==> flow/design.v <==
`timescale 1ns / 1ps
module cordic_stage (clk, reset, X_i, Y_i, Z_i, X_O, Y_O, Z_O);
  input clk;
  input reset;
  input  signed [15:0] X_i;
  input  signed [15:0] Y_i;
  input  signed [15:0] Z_i;
  output signed [15:0] X_O;
  output signed [15:0] Y_O;
  output signed [15:0] Z_O;
wire signed [15:0] as_O_asx_w_st1, as_O_asy_w_st1, as_O_asz_w_st1; 
wire signed [15:0] X_w_st1_st2, Y_w_st1_st2, Z_w_st1_st2;
wire signed [15:0] mux_z_st1_out;
wire dff_st1_out, xor_st1;
xor xor_gate(xor_st1, Z_i[15], Z_i[14]);
mux_2to1 mux_st1(.in0(Z_i), .in1({{2{Z_i[14]}}, {Z_i[13:0]}}), .sel(xor_st1), .out(mux_z_st1_out));
dff dff_st1(.in(xor_st1), .out(dff_st1_out), .clk(clk), .reset(reset));
add_sub asx_st1(.as_in1(X_i), .as_in2(Y_i), .as_control(~(mux_z_st1_out[15])), .as_out(as_O_asx_w_st1));
reg16b  reg16bxout_st1(.reg_in(as_O_asx_w_st1), .reg_out(X_w_st1_st2), .clk(clk), .reset(reset));
add_sub asy_st1(.as_in1(Y_i), .as_in2(X_i), .as_control(mux_z_st1_out[15]), .as_out(as_O_asy_w_st1));
reg16b  reg16byout_st1(.reg_in(as_O_asy_w_st1), .reg_out(Y_w_st1_st2), .clk(clk), .reset(reset));
add_sub asz_st1(.as_in1(mux_z_st1_out), .as_in2(16'h2000), .as_control(~(mux_z_st1_out[15])), .as_out(as_O_asz_w_st1));
reg16b  reg16bzout_st1(.reg_in(as_O_asz_w_st1), .reg_out(Z_w_st1_st2), .clk(clk), .reset(reset));
wire signed [15:0] as_O_asx_w_st2, as_O_asy_w_st2, as_O_asz_w_st2, X_w_st2_st3, Y_w_st2_st3, Z_w_st2_st3;
wire dff_st2_out;
dff dff_st2(.in(dff_st1_out), .out(dff_st2_out), .clk(clk), .reset(reset));
add_sub asx_st2(.as_in1(X_w_st1_st2), .as_in2(Y_w_st1_st2 >>> 1), .as_control(~(Z_w_st1_st2[15])), .as_out(as_O_asx_w_st2));
reg16b  reg16bxout_st2(.reg_in(as_O_asx_w_st2), .reg_out(X_w_st2_st3), .clk(clk), .reset(reset));
add_sub asy_st2(.as_in1(Y_w_st1_st2), .as_in2(X_w_st1_st2 >>> 1), .as_control(Z_w_st1_st2[15]), .as_out(as_O_asy_w_st2));
reg16b  reg16byout_st2(.reg_in(as_O_asy_w_st2), .reg_out(Y_w_st2_st3), .clk(clk), .reset(reset));
add_sub asz_st2(.as_in1(Z_w_st1_st2), .as_in2(16'h12E4), .as_control(~(Z_w_st1_st2[15])), .as_out(as_O_asz_w_st2));
reg16b  reg16bzout_st2(.reg_in(as_O_asz_w_st2), .reg_out(Z_w_st2_st3), .clk(clk), .reset(reset));
wire signed [15:0] as_O_asx_w_st3, as_O_asy_w_st3, as_O_asz_w_st3, X_w_st3_st4, Y_w_st3_st4, Z_w_st3_st4;
wire dff_st3_out;
dff dff_st3(.in(dff_st2_out), .out(dff_st3_out), .clk(clk), .reset(reset));
add_sub asx_st3(.as_in1(X_w_st2_st3), .as_in2(Y_w_st2_st3 >>> 2), .as_control(~(Z_w_st2_st3[15])), .as_out(as_O_asx_w_st3));
reg16b  reg16bxout_st3(.reg_in(as_O_asx_w_st3), .reg_out(X_w_st3_st4), .clk(clk), .reset(reset));
add_sub asy_st3(.as_in1(Y_w_st2_st3), .as_in2(X_w_st2_st3 >>> 2), .as_control(Z_w_st2_st3[15]), .as_out(as_O_asy_w_st3));
reg16b  reg16byout_st3(.reg_in(as_O_asy_w_st3), .reg_out(Y_w_st3_st4), .clk(clk), .reset(reset));
add_sub asz_st3(.as_in1(Z_w_st2_st3), .as_in2(16'h09FB), .as_control(~(Z_w_st2_st3[15])), .as_out(as_O_asz_w_st3));
reg16b  reg16bzout_st3(.reg_in(as_O_asz_w_st3), .reg_out(Z_w_st3_st4), .clk(clk), .reset(reset));
wire signed [15:0] as_O_asx_w_st4, as_O_asy_w_st4, as_O_asz_w_st4, X_w_st4_st5, Y_w_st4_st5, Z_w_st4_st5;
wire dff_st4_out;
dff dff_st4(.in(dff_st3_out), .out(dff_st4_out), .clk(clk), .reset(reset));
add_sub asx_st4(.as_in1(X_w_st3_st4), .as_in2(Y_w_st3_st4 >>> 3), .as_control(~(Z_w_st3_st4[15])), .as_out(as_O_asx_w_st4));
reg16b  reg16bxout_st4(.reg_in(as_O_asx_w_st4), .reg_out(X_w_st4_st5), .clk(clk), .reset(reset));
add_sub asy_st4(.as_in1(Y_w_st3_st4), .as_in2(X_w_st3_st4 >>> 3), .as_control(Z_w_st3_st4[15]), .as_out(as_O_asy_w_st4));
reg16b  reg16byout_st4(.reg_in(as_O_asy_w_st4), .reg_out(Y_w_st4_st5), .clk(clk), .reset(reset));
add_sub asz_st4(.as_in1(Z_w_st3_st4), .as_in2(16'h0511), .as_control(~(Z_w_st3_st4[15])), .as_out(as_O_asz_w_st4));
reg16b  reg16bzout_st4(.reg_in(as_O_asz_w_st4), .reg_out(Z_w_st4_st5), .clk(clk), .reset(reset));
wire signed [15:0] as_O_asx_w_st5, as_O_asy_w_st5, as_O_asz_w_st5, X_w_st5_st6, Y_w_st5_st6, Z_w_st5_st6;
wire dff_st5_out;
dff dff_st5(.in(dff_st4_out), .out(dff_st5_out), .clk(clk), .reset(reset));
add_sub asx_st5(.as_in1(X_w_st4_st5), .as_in2(Y_w_st4_st5 >>> 4), .as_control(~(Z_w_st4_st5[15])), .as_out(as_O_asx_w_st5));
reg16b  reg16bxout_st5(.reg_in(as_O_asx_w_st5), .reg_out(X_w_st5_st6), .clk(clk), .reset(reset));
add_sub asy_st5(.as_in1(Y_w_st4_st5), .as_in2(X_w_st4_st5 >>> 4), .as_control(Z_w_st4_st5[15]), .as_out(as_O_asy_w_st5));
reg16b  reg16byout_st5(.reg_in(as_O_asy_w_st5), .reg_out(Y_w_st5_st6), .clk(clk), .reset(reset));
add_sub asz_st5(.as_in1(Z_w_st4_st5), .as_in2(16'h028B), .as_control(~(Z_w_st4_st5[15])), .as_out(as_O_asz_w_st5));
reg16b  reg16bzout_st5(.reg_in(as_O_asz_w_st5), .reg_out(Z_w_st5_st6), .clk(clk), .reset(reset));
wire signed [15:0] as_O_asx_w_st6, as_O_asy_w_st6, as_O_asz_w_st6, X_w_st6_st7, Y_w_st6_st7, Z_w_st6_st7;
wire dff_st6_out;
dff dff_st6(.in(dff_st5_out), .out(dff_st6_out), .clk(clk), .reset(reset));
add_sub asx_st6(.as_in1(X_w_st5_st6), .as_in2(Y_w_st5_st6 >>> 5), .as_control(~(Z_w_st5_st6[15])), .as_out(as_O_asx_w_st6));
reg16b  reg16bxout_st6(.reg_in(as_O_asx_w_st6), .reg_out(X_w_st6_st7), .clk(clk), .reset(reset));
add_sub asy_st6(.as_in1(Y_w_st5_st6), .as_in2(X_w_st5_st6 >>> 5), .as_control(Z_w_st5_st6[15]), .as_out(as_O_asy_w_st6));
reg16b  reg16byout_st6(.reg_in(as_O_asy_w_st6), .reg_out(Y_w_st6_st7), .clk(clk), .reset(reset));
add_sub asz_st6(.as_in1(Z_w_st5_st6), .as_in2(16'h0146), .as_control(~(Z_w_st5_st6[15])), .as_out(as_O_asz_w_st6));
reg16b  reg16bzout_st6(.reg_in(as_O_asz_w_st6), .reg_out(Z_w_st6_st7), .clk(clk), .reset(reset));
wire signed [15:0] as_O_asx_w_st7, as_O_asy_w_st7, as_O_asz_w_st7, X_w_st7_st8, Y_w_st7_st8, Z_w_st7_st8;
wire dff_st7_out;
dff dff_st7(.in(dff_st6_out), .out(dff_st7_out), .clk(clk), .reset(reset));
add_sub asx_st7(.as_in1(X_w_st6_st7), .as_in2(Y_w_st6_st7 >>> 6), .as_control(~(Z_w_st6_st7[15])), .as_out(as_O_asx_w_st7));
reg16b  reg16bxout_st7(.reg_in(as_O_asx_w_st7), .reg_out(X_w_st7_st8), .clk(clk), .reset(reset));
add_sub asy_st7(.as_in1(Y_w_st6_st7), .as_in2(X_w_st6_st7 >>> 6), .as_control(Z_w_st6_st7[15]), .as_out(as_O_asy_w_st7));
reg16b  reg16byout_st7(.reg_in(as_O_asy_w_st7), .reg_out(Y_w_st7_st8), .clk(clk), .reset(reset));
add_sub asz_st7(.as_in1(Z_w_st6_st7), .as_in2(16'h00A3), .as_control(~(Z_w_st6_st7[15])), .as_out(as_O_asz_w_st7));
reg16b  reg16bzout_st7(.reg_in(as_O_asz_w_st7), .reg_out(Z_w_st7_st8), .clk(clk), .reset(reset));
wire signed [15:0] as_O_asx_w_st8, as_O_asy_w_st8, as_O_asz_w_st8, X_w_st8_st9, Y_w_st8_st9, Z_w_st8_st9;
wire dff_st8_out;
dff dff_st8(.in(dff_st7_out), .out(dff_st8_out), .clk(clk), .reset(reset));
add_sub asx_st8(.as_in1(X_w_st7_st8), .as_in2(Y_w_st7_st8 >>> 7), .as_control(~(Z_w_st7_st8[15])), .as_out(as_O_asx_w_st8));
reg16b  reg16bxout_st8(.reg_in(as_O_asx_w_st8), .reg_out(X_w_st8_st9), .clk(clk), .reset(reset));
add_sub asy_st8(.as_in1(Y_w_st7_st8), .as_in2(X_w_st7_st8 >>> 7), .as_control(Z_w_st7_st8[15]), .as_out(as_O_asy_w_st8));
reg16b  reg16byout_st8(.reg_in(as_O_asy_w_st8), .reg_out(Y_w_st8_st9), .clk(clk), .reset(reset));
add_sub asz_st8(.as_in1(Z_w_st7_st8), .as_in2(16'h0051), .as_control(~(Z_w_st7_st8[15])), .as_out(as_O_asz_w_st8));
reg16b  reg16bzout_st8(.reg_in(as_O_asz_w_st8), .reg_out(Z_w_st8_st9), .clk(clk), .reset(reset));
wire signed [15:0] as_O_asx_w_st9, as_O_asy_w_st9, as_O_asz_w_st9, X_w_st9_st10, Y_w_st9_st10, Z_w_st9_st10;
wire dff_st9_out;
dff dff_st9(.in(dff_st8_out), .out(dff_st9_out), .clk(clk), .reset(reset));
add_sub asx_st9(.as_in1(X_w_st8_st9), .as_in2(Y_w_st8_st9 >>> 8), .as_control(~(Z_w_st8_st9[15])), .as_out(as_O_asx_w_st9));
reg16b  reg16bxout_st9(.reg_in(as_O_asx_w_st9), .reg_out(X_w_st9_st10), .clk(clk), .reset(reset));
add_sub asy_st9(.as_in1(Y_w_st8_st9), .as_in2(X_w_st8_st9 >>> 8), .as_control(Z_w_st8_st9[15]), .as_out(as_O_asy_w_st9));
reg16b  reg16byout_st9(.reg_in(as_O_asy_w_st9), .reg_out(Y_w_st9_st10), .clk(clk), .reset(reset));
add_sub asz_st9(.as_in1(Z_w_st8_st9), .as_in2(16'h0029), .as_control(~(Z_w_st8_st9[15])), .as_out(as_O_asz_w_st9));
reg16b  reg16bzout_st9(.reg_in(as_O_asz_w_st9), .reg_out(Z_w_st9_st10), .clk(clk), .reset(reset));
wire signed [15:0] as_O_asx_w_st10, as_O_asy_w_st10, as_O_asz_w_st10, X_w_st10_st11, Y_w_st10_st11, Z_w_st10_st11;
wire dff_st10_out;
dff dff_st10(.in(dff_st9_out), .out(dff_st10_out), .clk(clk), .reset(reset));
add_sub asx_st10(.as_in1(X_w_st9_st10), .as_in2(Y_w_st9_st10 >>> 9), .as_control(~(Z_w_st9_st10[15])), .as_out(as_O_asx_w_st10));
reg16b  reg16bxout_st10(.reg_in(as_O_asx_w_st10), .reg_out(X_w_st10_st11), .clk(clk), .reset(reset));
add_sub asy_st10(.as_in1(Y_w_st9_st10), .as_in2(X_w_st9_st10 >>> 9), .as_control(Z_w_st9_st10[15]), .as_out(as_O_asy_w_st10));
reg16b  reg16byout_st10(.reg_in(as_O_asy_w_st10), .reg_out(Y_w_st10_st11), .clk(clk), .reset(reset));
add_sub asz_st10(.as_in1(Z_w_st9_st10), .as_in2(16'h0014), .as_control(~(Z_w_st9_st10[15])), .as_out(as_O_asz_w_st10));
reg16b  reg16bzout_st10(.reg_in(as_O_asz_w_st10), .reg_out(Z_w_st10_st11), .clk(clk), .reset(reset));
wire signed [15:0] as_O_asx_w_st11, as_O_asy_w_st11, as_O_asz_w_st11, X_w_st11_st12, Y_w_st11_st12, Z_w_st11_st12;
wire dff_st11_out;
dff dff_st11(.in(dff_st10_out), .out(dff_st11_out), .clk(clk), .reset(reset));
add_sub asx_st11(.as_in1(X_w_st10_st11), .as_in2(Y_w_st10_st11 >>> 10), .as_control(~(Z_w_st10_st11[15])), .as_out(as_O_asx_w_st11));
reg16b  reg16bxout_st11(.reg_in(as_O_asx_w_st11), .reg_out(X_w_st11_st12), .clk(clk), .reset(reset));
add_sub asy_st11(.as_in1(Y_w_st10_st11), .as_in2(X_w_st10_st11 >>> 10), .as_control(Z_w_st10_st11[15]), .as_out(as_O_asy_w_st11));
reg16b  reg16byout_st11(.reg_in(as_O_asy_w_st11), .reg_out(Y_w_st11_st12), .clk(clk), .reset(reset));
add_sub asz_st11(.as_in1(Z_w_st10_st11), .as_in2(16'h000A), .as_control(~(Z_w_st10_st11[15])), .as_out(as_O_asz_w_st11));
reg16b  reg16bzout_st11(.reg_in(as_O_asz_w_st11), .reg_out(Z_w_st11_st12), .clk(clk), .reset(reset));
wire signed [15:0] as_O_asx_w_st12, as_O_asy_w_st12, as_O_asz_w_st12, X_w_st12_st13, Y_w_st12_st13, Z_w_st12_st13;
wire dff_st12_out;
dff dff_st12(.in(dff_st11_out), .out(dff_st12_out), .clk(clk), .reset(reset));
add_sub asx_st12(.as_in1(X_w_st11_st12), .as_in2(Y_w_st11_st12 >>> 11), .as_control(~(Z_w_st11_st12[15])), .as_out(as_O_asx_w_st12));
reg16b  reg16bxout_st12(.reg_in(as_O_asx_w_st12), .reg_out(X_w_st12_st13), .clk(clk), .reset(reset));
add_sub asy_st12(.as_in1(Y_w_st11_st12), .as_in2(X_w_st11_st12 >>> 11), .as_control(Z_w_st11_st12[15]), .as_out(as_O_asy_w_st12));
reg16b  reg16byout_st12(.reg_in(as_O_asy_w_st12), .reg_out(Y_w_st12_st13), .clk(clk), .reset(reset));
add_sub asz_st12(.as_in1(Z_w_st11_st12), .as_in2(16'h0005), .as_control(~(Z_w_st11_st12[15])), .as_out(as_O_asz_w_st12));
reg16b  reg16bzout_st12(.reg_in(as_O_asz_w_st12), .reg_out(Z_w_st12_st13), .clk(clk), .reset(reset));
wire signed [15:0] as_O_asx_w_st13, as_O_asy_w_st13, as_O_asz_w_st13, X_w_st13_st14, Y_w_st13_st14, Z_w_st13_st14;
wire dff_st13_out;
dff dff_st13(.in(dff_st12_out), .out(dff_st13_out), .clk(clk), .reset(reset));
add_sub asx_st13(.as_in1(X_w_st12_st13), .as_in2(Y_w_st12_st13 >>> 12), .as_control(~(Z_w_st12_st13[15])), .as_out(as_O_asx_w_st13));
reg16b  reg16bxout_st13(.reg_in(as_O_asx_w_st13), .reg_out(X_w_st13_st14), .clk(clk), .reset(reset));
add_sub asy_st13(.as_in1(Y_w_st12_st13), .as_in2(X_w_st12_st13 >>> 12), .as_control(Z_w_st12_st13[15]), .as_out(as_O_asy_w_st13));
reg16b  reg16byout_st13(.reg_in(as_O_asy_w_st13), .reg_out(Y_w_st13_st14), .clk(clk), .reset(reset));
add_sub asz_st13(.as_in1(Z_w_st12_st13), .as_in2(16'h0003), .as_control(~(Z_w_st12_st13[15])), .as_out(as_O_asz_w_st13));
reg16b  reg16bzout_st13(.reg_in(as_O_asz_w_st13), .reg_out(Z_w_st13_st14), .clk(clk), .reset(reset));
wire signed [15:0] as_O_asx_w_st14, as_O_asy_w_st14, as_O_asz_w_st14, X_w_st14_st15, Y_w_st14_st15, Z_w_st14_st15;
wire dff_st14_out;
dff dff_st14(.in(dff_st13_out), .out(dff_st14_out), .clk(clk), .reset(reset));
add_sub asx_st14(.as_in1(X_w_st13_st14), .as_in2(Y_w_st13_st14 >>> 13), .as_control(~(Z_w_st13_st14[15])), .as_out(as_O_asx_w_st14));
reg16b  reg16bxout_st14(.reg_in(as_O_asx_w_st14), .reg_out(X_w_st14_st15), .clk(clk), .reset(reset));
add_sub asy_st14(.as_in1(Y_w_st13_st14), .as_in2(X_w_st13_st14 >>> 13), .as_control(Z_w_st13_st14[15]), .as_out(as_O_asy_w_st14));
reg16b  reg16byout_st14(.reg_in(as_O_asy_w_st14), .reg_out(Y_w_st14_st15), .clk(clk), .reset(reset));
add_sub asz_st14(.as_in1(Z_w_st13_st14), .as_in2(16'h0001), .as_control(~(Z_w_st13_st14[15])), .as_out(as_O_asz_w_st14));
reg16b  reg16bzout_st14(.reg_in(as_O_asz_w_st14), .reg_out(Z_w_st14_st15), .clk(clk), .reset(reset));
wire signed [15:0] as_O_asx_w_st15, as_O_asy_w_st15, as_O_asz_w_st15, X_w_st15_st16, Y_w_st15_st16, Z_w_st15_st16;
wire dff_st15_out;
dff dff_st15(.in(dff_st14_out), .out(dff_st15_out), .clk(clk), .reset(reset));
add_sub asx_st15(.as_in1(X_w_st14_st15), .as_in2(Y_w_st14_st15 >>> 14), .as_control(~(Z_w_st14_st15[15])), .as_out(as_O_asx_w_st15));
reg16b  reg16bxout_st15(.reg_in(as_O_asx_w_st15), .reg_out(X_w_st15_st16), .clk(clk), .reset(reset));
add_sub asy_st15(.as_in1(Y_w_st14_st15), .as_in2(X_w_st14_st15 >>> 14), .as_control(Z_w_st14_st15[15]), .as_out(as_O_asy_w_st15));
reg16b  reg16byout_st15(.reg_in(as_O_asy_w_st15), .reg_out(Y_w_st15_st16), .clk(clk), .reset(reset));
add_sub asz_st15(.as_in1(Z_w_st14_st15), .as_in2(16'h0001), .as_control(~(Z_w_st14_st15[15])), .as_out(as_O_asz_w_st15));
reg16b  reg16bzout_st15(.reg_in(as_O_asz_w_st15), .reg_out(Z_w_st15_st16), .clk(clk), .reset(reset));
wire signed [15:0] as_O_asx_w_st16, as_O_asy_w_st16, as_O_asz_w_st16, X_w_st16_st17, Y_w_st16_st17, Z_w_st16_st17;
wire dff_st16_out;
dff dff_st16(.in(dff_st15_out), .out(dff_st16_out), .clk(clk), .reset(reset));
add_sub asx_st16(.as_in1(X_w_st15_st16), .as_in2(Y_w_st15_st16 >>> 15), .as_control(~(Z_w_st15_st16[15])), .as_out(as_O_asx_w_st16));
reg16b  reg16bxout_st16(.reg_in(as_O_asx_w_st16), .reg_out(X_w_st16_st17), .clk(clk), .reset(reset));
add_sub asy_st16(.as_in1(Y_w_st15_st16), .as_in2(X_w_st15_st16 >>> 15), .as_control(Z_w_st15_st16[15]), .as_out(as_O_asy_w_st16));
reg16b  reg16byout_st16(.reg_in(as_O_asy_w_st16), .reg_out(Y_w_st16_st17), .clk(clk), .reset(reset));
add_sub asz_st16(.as_in1(Z_w_st15_st16), .as_in2(16'h0000), .as_control(~(Z_w_st15_st16[15])), .as_out(as_O_asz_w_st16));
reg16b  reg16bzout_st16(.reg_in(as_O_asz_w_st16), .reg_out(Z_O), .clk(clk), .reset(reset));
mux_2to1 mux_x_st17(.in0(X_w_st16_st17), .in1(-X_w_st16_st17), .sel(dff_st16_out), .out(X_O));
mux_2to1 mux_y_st17(.in0(Y_w_st16_st17), .in1(-Y_w_st16_st17), .sel(dff_st16_out), .out(Y_O));
endmodule
module reg16b(reg_in, reg_out, clk, reset);
input clk, reset;
input signed [15:0] reg_in;
output reg signed [15:0] reg_out;
always @(posedge clk)
begin
    if (reset)
      reg_out <= 16'sd0;
    else
      reg_out <= reg_in;     
end
endmodule  
module add_sub(as_in1, as_in2,as_control, as_out);
input signed [15:0] as_in1, as_in2;
input as_control;
output reg signed [15:0] as_out;
always @(*)
begin
  if (as_control)
    as_out = as_in1 - as_in2;
  else
    as_out = as_in1 + as_in2;
end
endmodule
module mux_2to1(in0, in1, sel, out);
input signed [15:0] in0, in1;
input sel;
output reg signed [15:0] out;
always @(*)
begin
    if(sel)
        out = in1;
    else
        out = in0;
end
endmodule
module dff(in, out, clk, reset);
input in, clk, reset;
output reg out;
always @(posedge clk)
    begin
        if(reset)
            out <= 0;
        else
            out <= in;
    end
endmodule
==> flow/run.sh <==
#!/bin/bash
# the make line also repeats each setting of config.mk as NAME=value (left out here)
make -C /OpenROAD-flow-scripts/flow DESIGN_CONFIG=/design/flow/config.mk WORK_HOME=/design/flow/orfs CLKGATE_MAP_FILE= finish
==> flow/config.mk <==
export PLATFORM = sky130hd
export DESIGN_NAME = cordic_stage
export DESIGN_NICKNAME = cordic_stage
export VERILOG_FILES = /design/flow/design.v
export SDC_FILE = /design/flow/constraint.sdc
export NUM_CORES = 4
export LEC_CHECK = 0
export CAP_MARGIN = 5
export CORE_MARGIN = 2
export CORE_UTILIZATION = 70
export CTS_CLUSTER_DIAMETER = 370
export CTS_CLUSTER_SIZE = 50
export SETUP_SLACK_MARGIN = 0.53
export SLEW_MARGIN = 20
==> flow/constraint.sdc <==
create_clock -name core_clock -period 2.79 [get_ports {clk}]
set_input_delay 0.5580 -clock core_clock [delete_from_list [all_inputs] [get_ports {clk}]]
set_output_delay 0.5580 -clock core_clock [all_outputs]
set_load 0.01 [all_outputs]
==> run summary, run 1 <==
Implementation summary

The CTS H-tree depth is 1. The library cell occupying the most area in the post-synthesis netlist is dfxtp_1. Per the OpenROAD floorplan log, the width of the die is 291.5 microns. The height of the chip is 291.5 microns.

The sink count of the clock tree is 783. The largest non-sequential cell family by area is AND-OR/OR-AND gates. The total overflow left after global routing is 1020. The Yosys warning count is 4.

Per the detailed placement report, the placed cell area equals 67990 sq um. The synthesized instance count is 6961. The chip area is 84960 sq um. The estimated wirelength of the detail-placed design is 123300 microns. The area fraction in xor and xnor cells is 9.160%. The run stopped with a tool error.

The starting density of the core is 70.57%. The compound-gate portion of the synthesized area is 20.14%. The number of cells in the yosys synthesis report is 6961. Buffers inserted during clock tree synthesis total 19.

The post-synthesis sequential area ratio is 27.10%. In this run the biggest area consumer among cell types represents 27.10% of the synthesized area. Looking at the clock tree report, the maximum root-to-sink buffer count equals 3. In the global route stage, overall resource usage came out at 88.05%.

After Yosys synthesis, full adders, half adders and majority gates account for 18.40% of the synthesized area. The floorplan has 105 rows. The number of enable-type register cells in the synthesized netlist is 0.

Per the synth log, the flip-flop and latch total comes to 783. The placement summary gives the final routability congestion estimate as 0.9624. Summing every instance area after synthesis gives 57850 sq um. The synthesis run shows the most used standard cells to be nor2_1, dfxtp_1, ha_1.

The synthesis run shows multiplexers occupying 2.014% of the cell area. Yosys instantiated no cell more often than nor2_1. The last stage reached is 5_1_grt.

The root buffer cell is clkbuf_16. The net count after synthesis is 7832. Ranked by total cell area, the synthesized netlist is headed by dfxtp_1, ha_1, nor2_1.

The floorplan core area is 81980 sq um. In this run, placement finished with an instance count of 8744. According to the I/O placement log, the pin count is 98. The pre-CTS setup slack is -542.9 ps.

The tool reported: "[ERROR GRT-0232] Routing congestion too high. Check the congestion heatmap in the GUI". Input and output buffers added on the ports amount to 97. The most instantiated flip-flop cell in the synthesis netlist is dfxtp_1.

In this run, distinct cell masters in the synthesized netlist total 92. Counting flops with an async set or reset pin after synthesis yields a share of 0%. The synthesized chip area reported by yosys is 57850 sq um. For reference, the post-synthesis area per instance comes to 8.311 sq um. The simple-gate share of the synthesized area is 19.82%.
-- through the flow --
step,hold slack (ps),TNS [ps]
CTS,290.8,-4995
detailed placement,425.0,-13860
global placement,415.4,-7981
floorplan,413.2,-1371
-- what timing repair did --
item                       4_1_cts
hold buffers                     0
pin swaps                      465
gates cloned                     2
buffers inserted               217
gates resized                  800
setup endpoints to repair      467
-- metal layers --
layer	overflow	global-route usage, %
met1	32	84.45
met2	555	100.9
met4	366	93.00
met3	65	77.99
met5	2	57.86
==> run 2, diff against run 1 <==
- CELL_PAD_IN_SITES_GLOBAL_PLACEMENT: unset -> 3
- CORE_UTILIZATION: 70 -> 15
- CTS_CLUSTER_DIAMETER: 370 -> unset
- CTS_CLUSTER_SIZE: 50 -> 43
- GPL_ROUTABILITY_DRIVEN: unset -> 0
- GPL_TIMING_DRIVEN: unset -> 1
- MAX_ROUTING_LAYER: unset -> met4
- MIN_ROUTING_LAYER: unset -> met2
- PLACE_DENSITY_LB_ADDON: unset -> 0.01
- SETUP_SLACK_MARGIN: 0.53 -> unset
- SLEW_MARGIN: 20 -> 0
- clock period: 2.79 -> 3.36 ns (I/O delays scaled with it)
==> run 2 against run 1 <==
  * Now fails the layout checks on negative setup slack
  * Synthesized cell count is the same
  * Die size grew to 4.6 times the previous value
  * Synthesized area is the same
==> run summary, run 2 <==
Results of an implementation run.

Main area contributors: dfxtp_1, ha_1, nor2_1 (unchanged). The number of enable-type register cells in the synthesized netlist is 0 (unchanged). The number of nets in the layout is 8777. The type of destination of the critical path is a flop. The number of top-level pins is 98 (unchanged). The cell area after synthesis is 57850 sq um (unchanged). The growth of design area from synthesis to finish is 34.69%. The compound-gate portion of the synthesized area is 20.14% (unchanged). The checks that failed: negative setup slack. The launch point of the worst path is reg16bxout_st8.reg_out[9]. The post-layout utilization of the core is 20.25%. The root buffer cell is clkbuf_16 (unchanged). The first detailed-routing pass ran for 6 iterations. After routing, the total negative slack on setup checks comes to -48.46 ps.

The clock edge transition at the registers on the reported setup and hold paths is 60 ps. The area fraction in mux cells came to 2.014% (unchanged).

The number of max-slew violations in the final report is 0. The most instantiated flip-flop cell in the synthesis netlist is dfxtp_1 (unchanged). The share of async-settable or async-resettable flops after synthesis is 0% (unchanged). The sink count of the clock tree is 783 (unchanged).

The number of cells in the yosys synthesis report is 6961 (unchanged). The capturing element of the worst setup path is reg16byout_st9.reg_out[15]. The worst register-to-register path begins at reg16bxout_st8.reg_out[9].

The number of DRC markers after the initial detailed-route iteration is 4806. Status: complete, but fails checks (was stopped before the end). Global routing used 20.21% of the available tracks. After layout, the minimum clock period comes to 3408 ps.

The critical path contains buffers and inverters numbering 2 combined. The largest non-sequential cell family by area is AND-OR/OR-AND gates (unchanged). The cell count after synthesis is 6961 (unchanged). The register cell area after layout is 15720 sq um. The starting density of the core is 15.03% (was 70.57%). The Yosys warning count is 4 (unchanged). The worst hold endpoint is dff_st12.out. The global route stage reports its total congestion overflow as 0. The critical path class is flop to flop. The final report lists the setup-violating endpoint count as 1.

The initial antenna violation count came to 1. The arrival time at the worst endpoint is 4160 ps.

The via count of the first global-routing pass is 88006. The final number of hold-violating endpoints is 0. The critical path maximum fanout is 3. The via count is 74486.

The post-synthesis sequential area ratio is 27.10% (unchanged). The maximum operating frequency is 293.4 MHz. The number of distinct library cells after synthesis is 92 (unchanged).

The final antenna-violating net count is 0. The worst hold path startpoint is reset. The post-detailed-route DRC marker count is 0. The total wire length is 255100 microns. The worst hold path class is primary input to flop. The number of clock buffers inserted by TritonCTS is 134 (was 19). The area of the multi-input gates is 41920 sq um. The tally of OpenROAD warnings is 89.

The cell family contributing the most delay on the critical path is AND-OR/OR-AND gates. For the pin with the worst max-slew slack, the measured transition is 926.7 ps. The max-slew headroom at the worst pin is 37.75%. Most used standard cells in the synthesized netlist: nor2_1, dfxtp_1, ha_1 (unchanged).

The synthesized chip area reported by yosys was 57850 sq um (unchanged). The estimated wirelength of the detail-placed design was 201400 microns (was 123300 microns). The critical path endpoint has a required time of 4110 ps. The number of I/O port buffers was 97 (unchanged).

The floorplan net count is 7832 (unchanged). The tightest hold margin is 262.3 ps.

The number of core rows is 228 (was 105). The CTS H-tree depth is 4 (was 1). The deepest clock path buffer count is 4 (was 3). The average instance area after synthesis is 8.311 sq um (unchanged). In the routed layout, each cell is associated on average with a via count of 5.694. The overall die width is 625.0 microns (was 291.5 microns). TritonCTS built the clock tree. The depth of the worst register-to-register path is 13. The peak per-stage delay on the critical path is 620 ps. The max-capacitance violation count is 0.

The library cell occupying the most area in the post-synthesis netlist is dfxtp_1 (unchanged). The post-cts hold buffer count is 0 (unchanged).

The first global-routing pass estimated 373400 microns of wire. The final critical-path share of the clock period is 101.4%.

The floorplan core area is 384800 sq um (was 81980 sq um). The clock reaches the later pin of the worst-skew pair after 850 ps. Setup repair after global routing could not meet its margin everywhere. The chip area is 390700 sq um (was 84960 sq um). The script logs the mean routed wire length per placed instance as 19.50 microns. The number of cells on the worst hold path is listed as 2.

The height of the chip came to 625.0 microns (was 291.5 microns). The area fraction in xor and xnor cells was 9.160% (unchanged). The setup slack on the worst flop-to-flop path is -50 ps. The critical path in the final layout is reported with a setup slack of -48.46 ps. The worst clock skew on the final layout is 46.34 ps.

The final layout report lists a filler cell count of 42752. The critical path crosses 13 cells after its start point. The cell type of the slowest stage on the worst timing path is o211ai_1. The simple-gate share of the synthesized area is 19.82% (unchanged). The area fraction of the dominant cell type after synthesis is 27.10% (unchanged). The share of synthesized cell area in full adder, half adder and majority cells came to 18.40% (unchanged). For the worst reg-to-reg path, the endpoint reported by OpenROAD is reg16byout_st9.reg_out[15]. The number of flip-flops and latches in the synthesized netlist is 783 (unchanged). The library cell with the highest instance count after synthesis is nor2_1 (unchanged).

The startpoint type of the worst setup path is a flop. Walking the worst path, the cells encountered are buf_4 -> nor3_4 -> nor2_2 -> xnor2_1 -> ha_1 -> o21a_1 -> o31a_1 -> o31a_1 -> o211ai_1 -> a21boi_2 -> o21a_1 -> o211ai_1 -> buf_4. The largest net degree at the start of global routing is 80.
-- run 2: metal layers --
layer / GRT usage, % / share of wire (%) / routed length, microns
met1: - / 0 / 0
met2: 21.06 / 50 / 128400
met3: 29.70 / 47 / 119800
met4: 2.497 / 2.7 / 6787
met5: - / 0 / 0
-- run 2: cell type report --
cell class / instances / share of cell area, %
clock buffer: 173 / 4.843
antenna: 22 / 0.07066
multi-input combinational: 5661 / 53.79
clock inverter: 56 / 0.9458
timing repair buffer: 993 / 10.42
inverter: 333 / 1.625
tap: 5060 / 8.125
sequential: 783 / 20.18
-- run 2: timing repair --
item	4_1_cts	5_1_grt
endpoints found under the setup margin	71	156
pin swaps	19	85
gates resized	133	342
endpoints found under the hold margin	0	0
buffers inserted	6	36
-- run 2: stage by stage --
step                      worst slack, ps  instance area (sq um)  std cells
final                              -48.46                  77920      13081
after global routing               -373.5                  77870      13064
after CTS                          -95.77                  76140      13024
after detailed placement           -323.7                  71270      12790
after global placement             -278.9                  71270      12790
after floorplan                     15.91                  57850       6961
==> run 3, diff against run 2 <==
- ABC_AREA: unset -> 1
- CAP_MARGIN: 5 -> 25
- CELL_PAD_IN_SITES_GLOBAL_PLACEMENT: 3 -> 0
- CORE_ASPECT_RATIO: unset -> 1.18
- CORE_UTILIZATION: 15 -> 72
- CTS_CLUSTER_SIZE: 43 -> 79
- MIN_ROUTING_LAYER: met2 -> met1
- SETUP_SLACK_MARGIN: unset -> -0.15
- SLEW_MARGIN: 0 -> 20
- TNS_END_PERCENT: unset -> 5
- clock period: 3.36 -> 2.66 ns (I/O delays scaled with it)
==> run 3 against run 2 <==
  * Critical path depth is 7 lower
  * Die size fell by 78%
  * First-iteration DRC count is 29% higher
  * Highest routed layer unchanged
  * Register-to-register slack got worse by 190 ps
  * Still fails the layout checks on negative setup slack
  * Via count shrank 17%
  * Clock-buffer cell count down 67
  * Global-route usage up 18 points
==> run summary, run 3 <==
Results of an implementation run.

The root buffer cell is clkbuf_16 (unchanged). The max-capacitance violation count is 0 (unchanged).

The clock latency on the worst-skew pair is 650 ps (was 850 ps). The clock edge transition at the registers on the reported setup and hold paths is 60 ps (about the same). The number of cells in the yosys synthesis report is 8884 (was 6961).

The number of clock buffers inserted by TritonCTS came to 80 (was 134). The floorplan net count came to 9755 (was 7832). The area fraction in xor and xnor cells is 3.280% (was 9.160%). The TritonCTS clock tree is yes (unchanged). The area fraction of the dominant cell type after synthesis is 26.09% (was 27.10%). The highest net fanout along the worst path came to 24 (was 3).

The maximum operating frequency is 331.5 MHz. The post-synthesis sequential area ratio was 26.09% (was 27.10%). The capturing element of the worst setup path is Y_O[4] (was reg16byout_st9.reg_out[15]). The worst hold path class is primary input to flop (unchanged).

The Yosys warning count is 4 (unchanged). The pre-CTS setup slack is -117.9 ps (was -323.7 ps). The post-layout utilization of the core is 80.96% (was 20.25%). The height of the chip is 317.8 microns (was 625.0 microns).

Most used standard cells in the synthesized netlist: nand2_1, inv_1, a21oi_1 (was nor2_1, dfxtp_1, ha_1). The number of core rows was 115 (was 228). The average vias per placed instance is 5.950 (was 5.694). The final number of hold-violating endpoints came to 0 (unchanged).

The number of top-level pins was 98 (unchanged). The deepest clock path buffer count is 3 (was 4). The estimated wirelength of the detail-placed design is 128000 microns (was 201400 microns). The critical path class is flop to output port (was flop to flop). The synthesized chip area reported by yosys came to 60070 sq um (was 57850 sq um). The wire length of the first global-routing pass was 270100 microns (was 373400 microns). The depth of the worst register-to-register path is 13 (unchanged). The launch point of the worst path is dff_st16.out (was reg16bxout_st8.reg_out[9]). RSZ-0062 raised after global routing: yes (unchanged).

The number of search-and-repair iterations in the first detailed-routing pass is 9 (was 6). The measured slew at the worst slew-check pin was 740.5 ps (was 926.7 ps). The growth of design area from synthesis to finish is 11.89% (was 34.69%). The number of DRC markers after the initial detailed-route iteration is 6182 (was 4806). The number of max-slew violations in the final report is 0 (unchanged). The worst hold endpoint was reg16byout_st16.reg_out[13] (was dff_st12.out). The chip area is 85770 sq um (was 390700 sq um).

The sink count of the clock tree is 783 (unchanged). The setup slack on the worst flop-to-flop path is -240 ps (was -50 ps). SO Viols: negative setup slack (unchanged). The register cell area after layout came to 15690 sq um (was 15720 sq um). The area fraction in mux cells came to 0% (was 2.014%). The post-cts hold buffer count was 0 (unchanged). The compound-gate portion of the synthesized area is 20.62% (was 20.14%). The initial antenna violation count is 14 (was 1).

Cell Chain, Critical Path: buf_12 -> inv_1 -> buf_4 -> nor2_1 -> xor2_1 -> clkdlybuf4s50_1 (was buf_4 -> nor3_4 -> nor2_2 -> xnor2_1 -> ha_1 -> o21a_1 -> o31a_1 -> o31a_1 -> o211ai_1 -> a21boi_2 -> o21a_1 -> o211ai_1 -> buf_4). The worst setup slack after layout was -356.2 ps (was -48.46 ps). The average instance area after synthesis is 6.762 sq um (was 8.311 sq um). The number of I/O port buffers is 97 (unchanged). The average wire length per cell after detail routing was 16.13 microns (was 19.50 microns). The gate family responsible for the most delay along the worst path is buffers and inverters (was AND-OR/OR-AND gates). The startpoint type of the worst setup path is a flop (unchanged). The data required time at the worst endpoint is 2130 ps (was 4110 ps).

The area of the multi-input gates is 40040 sq um (was 41920 sq um). The CTS H-tree depth was 3 (was 4). The simple-gate share of the synthesized area is 24.19% (was 19.82%).

The remaining global-route overflow is 0 (unchanged). The type of destination of the critical path is an output port (was flop).

The cell count after synthesis came to 8884 (was 6961). The smallest clock period supported by the final layout is computed as 3016 ps. The most instantiated flip-flop cell in the synthesis netlist is dfxtp_1 (unchanged). The overall die width is 269.9 microns (was 625.0 microns). The number of distinct library cells after synthesis is 51 (was 92).

The worst hold path startpoint is reset (unchanged). The number of enable-type register cells in the synthesized netlist is 0 (unchanged). The number of buffer and inverter instances along the worst setup path is 4 (was 2). The cell area after synthesis is 60070 sq um (was 57850 sq um).

The number of flip-flops and latches in the synthesized netlist came to 783 (unchanged). The largest non-sequential cell family by area is simple AND/OR/NAND/NOR gates (was AND-OR/OR-AND gates). The worst clock skew on the final layout is 24.34 ps (was 46.34 ps). The global router's overall resource usage was 38.38% (was 20.21%). The total wire length is 167400 microns (was 255100 microns). The final non-filler cell area came to 67220 sq um (was 77920 sq um).

The final antenna-violating net count is 0 (unchanged). The endpoint of the worst-slack reg-to-reg timing path is reg16bxout_st7.reg_out[15] (was reg16byout_st9.reg_out[15]). The final critical-path share of the clock period came to 113.4% (was 101.4%). The arrival time at the worst endpoint was 2480 ps (was 4160 ps). The number of endpoints failing setup at the final stage was 50 (was 1). The tally of OpenROAD warnings is 95 (was 89). The number of nets in the layout is 10060 (was 8777). The library cell with the highest instance count after synthesis is nand2_1 (was nor2_1). The starting density of the core is 72.36% (was 15.03%). The share of synthesized cell area in full adder, half adder and majority cells is 17.70% (was 18.40%). The peak per-stage delay on the critical path is 550 ps (was 620 ps). The max-slew headroom at the worst pin came to 50.63% (was 37.75%).

The cell area after placement was 63980 sq um (was 71270 sq um). The library cell occupying the most area in the post-synthesis netlist was dfxtp_1 (unchanged). The tightest hold margin is 356.8 ps (was 262.3 ps). The share of async-settable or async-resettable flops after synthesis came to 0% (unchanged). The filler cell count in the final layout was 5981 (was 42752). Main area contributors: dfxtp_1, ha_1, nand2_1 (was dfxtp_1, ha_1, nor2_1).

The cell type of the slowest stage on the worst timing path was clkdlybuf4s50_1 (was o211ai_1). The via count of the first global-routing pass is 58058 (was 88006). The worst hold path cell count is 4 (was 2).

The via count came to 61727 (was 74486). The beginning of the worst register-to-register path is reg16bzout_st6.reg_out[15] (was reg16bxout_st8.reg_out[9]). The critical path depth was 6 (was 13). The floorplan core area is 83020 sq um (was 384800 sq um).

The post-detailed-route DRC marker count was 0 (unchanged). The largest net degree at the start of global routing came to 135 (was 80). Status: complete, but fails checks (unchanged).
-- run 3: repair_timing --
| item | 4_1_cts | 5_1_grt |
|---|---|---|
| setup buffers | 1 | 6 |
| pin swaps | 2 | 23 |
| resized | 53 | 177 |
| setup endpoints to repair | 24 | 144 |
-- run 3: final cells by class --
class | count | share of cell area (%)
timing repair buffer | 365 | 4.555
clock buffer | 106 | 3.351
sequential | 783 | 23.34
inverter | 1147 | 6.422
clock inverter | 35 | 0.6329
antenna | 16 | 0.05957
multi-input combinational | 6812 | 59.57
tap | 1111 | 2.068
-- run 3: metal layers --
metal  part of all wire (%)  GRT usage, %  up-vias
met5                      0             -        -
met4                    4.8         18.25        0
met3                    7.5         5.173      646
met2                     48         66.02     2774
met1                     40         44.08    27934
li1                       -             -    30373
-- run 3: through the flow --
step	instances	setup TNS, ps
after detailed placement	10212	-1353
after floorplan	8884	-823.8
after global placement	10212	-677.7
after CTS	10354	-5890
after global routing	10372	-30030
final	10375	-5285
==> run 4, diff against run 3 <==
- ABC_AREA: 1 -> unset
- CAP_MARGIN: 25 -> 20
- CELL_PAD_IN_SITES_GLOBAL_PLACEMENT: 0 -> unset
- CORE_ASPECT_RATIO: 1.18 -> unset
- CTS_CLUSTER_SIZE: 79 -> unset
- GPL_ROUTABILITY_DRIVEN: 0 -> unset
- GPL_TIMING_DRIVEN: 1 -> unset
- MAX_ROUTING_LAYER: met4 -> unset
- MIN_ROUTING_LAYER: met1 -> unset
- PLACE_DENSITY_LB_ADDON: 0.01 -> unset
- SETUP_SLACK_MARGIN: -0.15 -> unset
- TNS_END_PERCENT: 5 -> unset
- clock period: 2.66 -> 2.14 ns (I/O delays scaled with it)
==> run 4 against run 3 <==
  * The flow now stops in 3_5_place_dp
  * Synthesized cell count is 22% lower
  * Synthesized area is 3.7% lower
  * Die size is 3.7% lower
==> run summary, run 4 <==
Implementation summary

The flow stopped in 3_5_place_dp. The average instance area after synthesis is 8.311 sq um (was 6.762 sq um). The post-synthesis sequential area ratio came to 27.10% (was 26.09%). The cell count after synthesis is 6961 (was 8884). The area fraction in xor and xnor cells was 9.160% (was 3.280%).

The floorplan core area is 79260 sq um (was 83020 sq um). The number of cells in the yosys synthesis report came to 6961 (was 8884). The number of top-level pins came to 98 (unchanged). The Yosys warning count is 4 (unchanged). The share of async-settable or async-resettable flops after synthesis came to 0% (unchanged).

The area fraction in mux cells is 2.014% (was 0%). The number of distinct library cells after synthesis came to 92 (was 51). The largest non-sequential cell family by area was AND-OR/OR-AND gates (was simple AND/OR/NAND/NOR gates).

The cell area after synthesis is 57850 sq um (was 60070 sq um). The number of flip-flops and latches in the synthesized netlist came to 783 (unchanged). The number of I/O port buffers is 97 (unchanged).

Status: stopped before the end (was complete, but fails checks). The library cell with the highest instance count after synthesis was nor2_1 (was nand2_1). The number of enable-type register cells in the synthesized netlist is 0 (unchanged). The final estimated routing congestion in global placement is 1.005. The tool reported: "[ERROR DPL-0033] detailed placement checks failed during check placement". The starting density of the core is 72.99% (was 72.36%). The number of core rows is 103 (was 115). The chip area is 82630 sq um (was 85770 sq um). The floorplan net count is 7832 (was 9755).

The synthesized chip area reported by yosys came to 57850 sq um (was 60070 sq um). Main area contributors: dfxtp_1, ha_1, nor2_1 (was dfxtp_1, ha_1, nand2_1). The most instantiated flip-flop cell in the synthesis netlist is dfxtp_1 (unchanged). The library cell occupying the most area in the post-synthesis netlist is dfxtp_1 (unchanged). The area fraction of the dominant cell type after synthesis is 27.10% (was 26.09%). Most used standard cells in the synthesized netlist: nor2_1, dfxtp_1, ha_1 (was nand2_1, inv_1, a21oi_1). The compound-gate portion of the synthesized area is 20.14% (was 20.62%). The share of synthesized cell area in full adder, half adder and majority cells is 18.40% (was 17.70%). The simple-gate share of the synthesized area is 19.82% (was 24.19%).

The height of the chip is 287.5 microns (was 317.8 microns). The overall die width is 287.5 microns (was 269.9 microns).
## run 4: metrics by stage
stage	instance area, sq um	TNS (ps)	std cells	setup WS, ps
global placement	77860	-183460	9902	-926.4
floorplan	61560	-88970	6961	-904.7
==> run 5, diff against run 4 <==
- ABC_AREA: unset -> 1
- CAP_MARGIN: 20 -> 5
- CELL_PAD_IN_SITES_GLOBAL_PLACEMENT: unset -> 0
- CTS_CLUSTER_SIZE: unset -> 72
- GPL_ROUTABILITY_DRIVEN: unset -> 0
- GPL_TIMING_DRIVEN: unset -> 1
- MAX_ROUTING_LAYER: unset -> met4
- MIN_ROUTING_LAYER: unset -> met1
- PLACE_DENSITY: unset -> 0.66
- SLEW_MARGIN: 20 -> 0
- TNS_END_PERCENT: unset -> 80
- clock period: 2.14 -> 1.58 ns (I/O delays scaled with it)
==> run 5 against run 4 <==
  * The run again fails in 3_5_place_dp
  * Synthesized cell count increased by 28%
  * Synthesized area grew 3.8%
  * Die size increased by 3.8%
==> run summary, run 5 <==
Implementation summary

Status: stopped before the end (unchanged). The last stage reached is 3_5_place_dp (unchanged). Stop err: [ERROR DPL-0038] Utilization greater than 100%, impossible to legalize (was [ERROR DPL-0033] detailed placement checks failed during check placement.). The share of async-settable or async-resettable flops after synthesis is 0% (unchanged). The floorplan core area is 82370 sq um (was 79260 sq um). The number of cells in the yosys synthesis report is 8884 (was 6961).

The cell count after synthesis is 8884 (was 6961). The starting density of the core is 72.93% (was 72.99%). The synthesized chip area reported by yosys is 60070 sq um (was 57850 sq um). The overall die width is 292.9 microns (was 287.5 microns). The most instantiated flip-flop cell in the synthesis netlist is dfxtp_1 (unchanged). The cell area after synthesis is 60070 sq um (was 57850 sq um). The height of the chip is 292.9 microns (was 287.5 microns).

Main area contributors: dfxtp_1, ha_1, nand2_1 (was dfxtp_1, ha_1, nor2_1). The compound-gate portion of the synthesized area is 20.62% (was 20.14%). The share of synthesized cell area in full adder, half adder and majority cells is 17.70% (was 18.40%). The library cell with the highest instance count after synthesis is nand2_1 (was nor2_1). The chip area is 85760 sq um (was 82630 sq um). The number of top-level pins is 98 (unchanged).

The number of distinct library cells after synthesis is 51 (was 92). The library cell occupying the most area in the post-synthesis netlist is dfxtp_1 (unchanged). The number of core rows came to 105 (was 103). The average instance area after synthesis was 6.762 sq um (was 8.311 sq um).

The floorplan net count is 9755 (was 7832). The Yosys warning count came to 4 (unchanged). The area fraction in xor and xnor cells came to 3.280% (was 9.160%). The number of I/O port buffers is 97 (unchanged). The post-synthesis sequential area ratio is 26.09% (was 27.10%). The number of flip-flops and latches in the synthesized netlist is 783 (unchanged).

The area fraction in mux cells was 0% (was 2.014%). The number of enable-type register cells in the synthesized netlist is 0 (unchanged). The largest non-sequential cell family by area is simple AND/OR/NAND/NOR gates (was AND-OR/OR-AND gates). Most used standard cells in the synthesized netlist: nand2_1, inv_1, a21oi_1 (was nor2_1, dfxtp_1, ha_1).

The simple-gate share of the synthesized area came to 24.19% (was 19.82%). The area fraction of the dominant cell type after synthesis came to 26.09% (was 27.10%).
==> run 5: stage by stage <==
| stage | hold WS, ps | instance area (sq um) | cells | setup TNS [ps] |
|---|---|---|---|---|
| 3_3_place_gp | 389.4 | 82850 | 11883 | -340380 |
| 2_1_floorplan | 388.3 | 66250 | 8884 | -169350 |
==> run 6, diff against run 5 <==
- CAP_MARGIN: 5 -> 20
- CELL_PAD_IN_SITES_GLOBAL_PLACEMENT: 0 -> 3
- CORE_ASPECT_RATIO: unset -> 0.66
- CORE_UTILIZATION: 72 -> 66
- CTS_CLUSTER_SIZE: 72 -> 98
- GPL_ROUTABILITY_DRIVEN: 0 -> unset
- GPL_TIMING_DRIVEN: 1 -> unset
- MAX_ROUTING_LAYER: met4 -> unset
- MIN_ROUTING_LAYER: met1 -> met2
- PLACE_DENSITY: 0.66 -> unset
- SLEW_MARGIN: 0 -> 20
- TNS_END_PERCENT: 80 -> unset
- clock period: 1.58 -> 4.68 ns (I/O delays scaled with it)
==> run 6 against run 5 <==
  * The flow stops in 3_1_place_gp_skip_io
  * Synthesized area unchanged
  * Synthesized cell count unchanged
  * Die size up 9.0%
==> run summary, run 6 <==
Implementation summary

Status: stopped before the end (unchanged). The last stage reached was 3_1_place_gp_skip_io (was 3_5_place_dp). Stop err: [ERROR GPL-0301] Utilization 159.243 % exceeds 100% (was [ERROR DPL-0038] Utilization greater than 100%, impossible to legalize). The area fraction of the dominant cell type after synthesis is 26.09% (unchanged).

The average instance area after synthesis is 6.762 sq um (unchanged). The number of cells in the yosys synthesis report is 8884 (unchanged). The number of flip-flops and latches in the synthesized netlist is 783 (unchanged).

The area fraction in xor and xnor cells is 3.280% (unchanged). The number of core rows is 89 (was 105). The overall die width came to 375.4 microns (was 292.9 microns). The number of distinct library cells after synthesis came to 51 (unchanged). The share of synthesized cell area in full adder, half adder and majority cells is 17.70% (unchanged).

The height of the chip is 249.1 microns (was 292.9 microns). Most used standard cells in the synthesized netlist: nand2_1, inv_1, a21oi_1 (unchanged). The floorplan core area was 89750 sq um (was 82370 sq um). The floorplan net count is 9755 (unchanged). The starting density of the core is 66.93% (was 72.93%). Main area contributors: dfxtp_1, ha_1, nand2_1 (unchanged). The number of enable-type register cells in the synthesized netlist is 0 (unchanged). The most instantiated flip-flop cell in the synthesis netlist is dfxtp_1 (unchanged). The synthesized chip area reported by yosys was 60070 sq um (unchanged). The largest non-sequential cell family by area is simple AND/OR/NAND/NOR gates (unchanged).

The area fraction in mux cells is 0% (unchanged). The cell count after synthesis is 8884 (unchanged). The compound-gate portion of the synthesized area is 20.62% (unchanged). The library cell with the highest instance count after synthesis is nand2_1 (unchanged). The share of async-settable or async-resettable flops after synthesis is 0% (unchanged). The cell area after synthesis is 60070 sq um (unchanged). The simple-gate share of the synthesized area is 24.19% (unchanged). The post-synthesis sequential area ratio was 26.09% (unchanged). The chip area was 93500 sq um (was 85760 sq um). The Yosys warning count was 4 (unchanged). The library cell occupying the most area in the post-synthesis netlist is dfxtp_1 (unchanged).
==> run 7, diff against run 6 <==
- CELL_PAD_IN_SITES_GLOBAL_PLACEMENT: 3 -> unset
- CORE_ASPECT_RATIO: 0.66 -> unset
- CORE_UTILIZATION: 66 -> 72
- CTS_CLUSTER_SIZE: 98 -> unset
- MIN_ROUTING_LAYER: met2 -> unset
- PLACE_DENSITY: unset -> 0.42
- clock period: 4.68 -> 1.54 ns (I/O delays scaled with it)
==> run 7 against run 6 <==
  * The flow stops in 3_5_place_dp
  * Die size fell by 8.3%
  * Synthesized cell count did not move
  * Synthesized area did not move
==> run summary, run 7 <==
Implementation summary

Status: stopped before the end (unchanged). The last stage reached was 3_5_place_dp (was 3_1_place_gp_skip_io). Stop err: Error: detail_place.tcl, 38 bad optional access (was [ERROR GPL-0301] Utilization 159.243 % exceeds 100%.). The library cell occupying the most area in the post-synthesis netlist was dfxtp_1 (unchanged). The share of async-settable or async-resettable flops after synthesis is 0% (unchanged). Main area contributors: dfxtp_1, ha_1, nand2_1 (unchanged).

The cell count after synthesis was 8884 (unchanged). The library cell with the highest instance count after synthesis was nand2_1 (unchanged). The simple-gate share of the synthesized area is 24.19% (unchanged). During I/O placement, the number of pins put on the boundary was 98. The number of enable-type register cells in the synthesized netlist was 0 (unchanged). The height of the chip came to 292.9 microns (was 249.1 microns).

The area fraction in xor and xnor cells is 3.280% (unchanged). The most instantiated flip-flop cell in the synthesis netlist is dfxtp_1 (unchanged). Most used standard cells in the synthesized netlist: nand2_1, inv_1, a21oi_1 (unchanged).

The cell area after synthesis came to 60070 sq um (unchanged). The Yosys warning count is 4 (unchanged). The starting density of the core came to 72.93% (was 66.93%). The area fraction in mux cells is 0% (unchanged). The share of synthesized cell area in full adder, half adder and majority cells is 17.70% (unchanged). The chip area is 85760 sq um (was 93500 sq um).

The post-synthesis sequential area ratio is 26.09% (unchanged). The synthesized chip area reported by yosys is 60070 sq um (unchanged). The floorplan core area is 82370 sq um (was 89750 sq um).

The largest non-sequential cell family by area was simple AND/OR/NAND/NOR gates (unchanged). The compound-gate portion of the synthesized area is 20.62% (unchanged). The floorplan net count is 9755 (unchanged). The number of cells in the yosys synthesis report was 8884 (unchanged). The number of core rows is 105 (was 89). The number of I/O port buffers is 97. The number of flip-flops and latches in the synthesized netlist was 783 (unchanged).

The overall die width was 292.9 microns (was 375.4 microns). The average instance area after synthesis is 6.762 sq um (unchanged). The number of distinct library cells after synthesis is 51 (unchanged). The final estimated routing congestion in global placement is 1.077. The area fraction of the dominant cell type after synthesis is 26.09% (unchanged).
==> run 7: per-stage QoR <==
step	hold slack (ps)	instance area (sq um)	setup slack (ps)
2_1_floorplan	380.4	65660	-795.7
3_3_place_gp	391.2	82350	-985.4
==> run 8, diff against run 7 <==
- ABC_AREA: 1 -> unset
- CAP_MARGIN: 20 -> 10
- CORE_UTILIZATION: 72 -> 70
- CTS_CLUSTER_DIAMETER: unset -> 370
- CTS_CLUSTER_SIZE: unset -> 50
- PLACE_DENSITY: 0.42 -> unset
- clock period: 1.54 -> 2.26 ns (I/O delays scaled with it)
==> run 8 against run 7 <==
  * The flow stops in 4_1_cts
  * Die size decreased by 0.94%
  * Synthesized cell count decreased by 22%
  * Synthesized area decreased by 3.7%
==> run summary, run 8 <==
Implementation summary

The starting density of the core is 70.57% (was 72.93%). In this run the cell area measured after placement is 76450 sq um. The largest non-sequential cell family by area was AND-OR/OR-AND gates (was simple AND/OR/NAND/NOR gates). The area fraction of the dominant cell type after synthesis was 27.10% (was 26.09%). The number of core rows is 105 (unchanged). The Yosys warning count came to 4 (unchanged). The average instance area after synthesis is 8.311 sq um (was 6.762 sq um). The floorplan net count is 7832 (was 9755). The number of placed cells counting well taps is 9862. The number of distinct library cells after synthesis came to 92 (was 51). The share of synthesized cell area in full adder, half adder and majority cells came to 18.40% (was 17.70%). The floorplan core area is 81980 sq um (was 82370 sq um).

The number of top-level pins is 98 (unchanged). The chip area is 84960 sq um (was 85760 sq um). Stop err: [ERROR DPL-0038] Utilization greater than 100%, impossible to legalize (was Error: detail_place.tcl, 38 bad optional access). The number of flip-flops and latches in the synthesized netlist is 783 (unchanged). Status: stopped before the end (unchanged). The height of the chip is 291.5 microns (was 292.9 microns). The most instantiated flip-flop cell in the synthesis netlist is dfxtp_1 (unchanged).

The number of enable-type register cells in the synthesized netlist is 0 (unchanged). The compound-gate portion of the synthesized area is 20.14% (was 20.62%). The cell area after synthesis is 57850 sq um (was 60070 sq um). The number of I/O port buffers was 97 (unchanged). Most used standard cells in the synthesized netlist: nor2_1, dfxtp_1, ha_1 (was nand2_1, inv_1, a21oi_1). The final estimated routing congestion in global placement is 1.007 (was 1.077). The pre-CTS setup slack is -1054 ps.

The simple-gate share of the synthesized area is 19.82% (was 24.19%). The share of async-settable or async-resettable flops after synthesis is 0% (unchanged). The cell count after synthesis is 6961 (was 8884). The last stage reached was 4_1_cts (was 3_5_place_dp). The area fraction in xor and xnor cells is 9.160% (was 3.280%). The post-synthesis sequential area ratio was 27.10% (was 26.09%). The estimated wirelength of the detail-placed design is 162400 microns. The overall die width was 291.5 microns (was 292.9 microns). The area fraction in mux cells is 2.014% (was 0%). The synthesized chip area reported by yosys is 57850 sq um (was 60070 sq um). The library cell occupying the most area in the post-synthesis netlist is dfxtp_1 (unchanged).

Main area contributors: dfxtp_1, ha_1, nor2_1 (was dfxtp_1, ha_1, nand2_1). The number of cells in the yosys synthesis report is 6961 (was 8884). The library cell with the highest instance count after synthesis is nor2_1 (was nand2_1).
==> run 8: per-stage QoR <==
| step | util (%) | hold WS [ps] |
|---|---|---|
| 3_5_place_dp | 93.26 | 425.0 |
| 3_3_place_gp | 93.26 | 416.5 |
| 2_1_floorplan | - | 413.2 |
==> run 9, diff against run 8 <==
- CAP_MARGIN: 10 -> 20
- CORE_UTILIZATION: 70 -> 13
- CTS_CLUSTER_DIAMETER: 370 -> unset
- CTS_CLUSTER_SIZE: 50 -> unset
- clock period: 2.26 -> 4.8 ns (I/O delays scaled with it)
==> run 9 against run 8 <==
  * The run now finishes clean
  * Die size grew to 5.3 times the previous value
  * Synthesized area is the same
  * Synthesized cell count is the same
==> run summary, run 9 <==
Results of an implementation run.

Status: no timing/DRC/antenna violations (was stopped before the end). The number of gates resized after CTS is 0. The area fraction in mux cells is 2.014% (unchanged). The global router's overall resource usage is 6.323%. The number of DRC markers after the initial detailed-route iteration is 2556. Buffers inserted to repair hold after CTS numbered 0. The synthesized chip area reported by yosys was 57850 sq um (unchanged).

The gate family responsible for the most delay along the worst path is buffers and inverters. The number of top-level pins is 98 (unchanged). The share of async-settable or async-resettable flops after synthesis is 0% (unchanged). The critical path endpoint has a required time of 3840 ps. The largest non-sequential cell family by area is AND-OR/OR-AND gates (unchanged). The overall die width was 671.1 microns (was 291.5 microns). The wire length of the first global-routing pass is 239600 microns. The global routing usage on met1 is 8.008%.

The measured slew at the worst slew-check pin is 931.2 ps. The tool flagged a number of max-cap violations equal to 0. The number of flip-flops and latches in the synthesized netlist is 783 (unchanged). The final estimated routing congestion in global placement is 0.8565 (was 1.007). The peak per-stage delay on the critical path is 580 ps.

After layout, the setup clock skew is reported as 33.71 ps. TritonRoute output was used to compute an average wire per cell of 11.37 microns. According to the report, the first pass of detailed routing completed in 6 iterations. The worst hold path startpoint is reg16bzout_st4.reg_out[0].

The compound-gate portion of the synthesized area is 20.14% (unchanged). The starting density of the core came to 13.08% (was 70.57%). The number of core rows is 244 (was 105). The number of distinct library cells after synthesis is 92 (unchanged). The area fraction of the dominant cell type after synthesis came to 27.10% (unchanged).

The share of synthesized cell area in full adder, half adder and majority cells is 18.40% (unchanged). The via count is 48449. The clock passes through at most 3 buffers.

The final setup TNS is 0 ps. The highest net fanout along the worst path is 4. Looking at the clock tree report, the root buffer type is clkbuf_16. The final critical-path share of the clock period is 83.64%.

Following the worst setup path forward leads to its endpoint at X_O[8]. The Yosys warning count is 4 (unchanged). The cell area after synthesis is 57850 sq um (unchanged). The number of nets in the layout is 7882. Global routing used 0.7637% of the available met3 tracks. The via count of the first global-routing pass came to 46445. The simple-gate share of the synthesized area is 19.82% (unchanged). The setup slack on the worst flop-to-flop path is 960 ps. The number of max-slew violations in the final report is 0.

Most used standard cells in the synthesized netlist: nor2_1, dfxtp_1, ha_1 (unchanged). The average instance area after synthesis was 8.311 sq um (unchanged). The CTS report gives the tree buffer count as 90. The library cell occupying the most area in the post-synthesis netlist was dfxtp_1 (unchanged).

The number of I/O port buffers is 97 (unchanged). The remaining global-route overflow is 0. The critical path's slowest stage uses the library cell clkdlybuf4s50_1.

The TritonCTS clock tree is yes. The max-slew headroom at the worst pin is 37.11%. The post-detailed-route DRC marker count is 0. The number of endpoints failing setup at the final stage is 0. Entering global routing, the biggest net connects 141 pins. The most instantiated flip-flop cell in the synthesis netlist is dfxtp_1 (unchanged). CTS saw 783 sinks.

Setup repair after global routing left no endpoint under its margin. Between the synthesized netlist and the finished layout, the area growth was recorded as 19.68%.

The final critical path time including I/O delays and setup is 4015 ps. After global routing, the most crowded layer is met2. On the critical path the data arrives at 3050 ps. The initial antenna violation count came to 4. The tally of OpenROAD warnings is 93. The total wire length is 147900 microns. The number of cells on the worst hold path is listed as 1.

The worst register-to-register path ends at reg16bzout_st13.reg_out[14]. The chip area came to 450400 sq um (was 84960 sq um). The cell sequence reported for the critical path is inv_1 -> ha_1 -> a21boi_0 -> nor2_1 -> xnor2_2 -> buf_4 -> clkdlybuf4s50_1. The post-CTS setup-driven buffer insertion count is 0. The most critical min-delay path falls under flop to flop. The critical path is of the flop to output port type. The number of enable-type register cells in the synthesized netlist is 0 (unchanged). The launch point of the critical path was reported as reg16bxout_st16.reg_out[0]. The final antenna-violating net count is 0. The floorplan net count is 7832 (unchanged).

The height of the chip came to 671.1 microns (was 291.5 microns). The post-synthesis sequential area ratio is 27.10% (unchanged). The number of buffer and inverter instances along the worst setup path is 3. Main area contributors: dfxtp_1, ha_1, nor2_1 (unchanged). The maximum operating frequency is 249.1 MHz. The library cell with the highest instance count after synthesis is nor2_1 (unchanged). All stages included, the depth of the critical timing path comes to 7.

For hold timing, the worst endpoint is reg16bzout_st5.reg_out[0]. STA classifies the critical path endpoint as an output port. Per the layout report, the design carries 50011 filler cells.

STA classifies the critical path startpoint as a flop. The average vias per placed instance is 3.725. The number of cells in the yosys synthesis report is 6961 (unchanged).

The area fraction in xor and xnor cells is 9.160% (unchanged). The CTS H-tree depth is 3. The final number of hold-violating endpoints is 0. The beginning of the worst register-to-register path is reg16bzout_st12.reg_out[15]. The clock edge transition at the registers on the reported setup and hold paths is 60 ps. The worst register-to-register path has a depth of 9. The estimated wirelength of the detail-placed design is 115200 microns (was 162400 microns). Routing resource usage on met2 recorded by global route was 11.01%. The floorplan core area is 442400 sq um (was 81980 sq um). The clock latency on the worst-skew pair is 710 ps. The cell count after synthesis is 6961 (unchanged).
## run 9: routing by layer
layer | vias to the layer above | routed length (microns)
met5 | - | 0
met2 | 784 | 69230
met3 | 254 | 4772
met4 | 0 | 5123
li1 | 25019 | -
met1 | 22392 | 68790
## run 9: layout make-up
| type | instances | area [sq um] | share of cell area [%] |
|---|---|---|---|
| Multi-Input combinational cell | 5661 | 40250 | 58.14 |
| Timing Repair Buffer | 142 | 1376 | 1.988 |
| Clock buffer | 116 | 2511 | 3.627 |
| Antenna cell | 21 | 52.55 | 0.07590 |
| Clock inverter | 47 | 728.2 | 1.052 |
| Tap cell | 5904 | 7387 | 10.67 |
| Inverter | 333 | 1252 | 1.809 |
| Sequential cell | 783 | 15680 | 22.64 |
## run 9: through the flow
step | worst slack [ps] | util, % | instance area (sq um) | hold WS (ps) | std cells
floorplan | 1354 | - | 57850 | 413.2 | 6961
global placement | 750.5 | 14.91 | 65940 | 417.6 | 12823
detailed placement | 724.8 | 14.91 | 65940 | 421.7 | 12823
CTS | 610.4 | 15.64 | 69180 | 426.3 | 12986
global route | 501.0 | 15.65 | 69230 | 444.3 | 13007
finish | 785.2 | 15.65 | 69230 | 428.3 | 13007
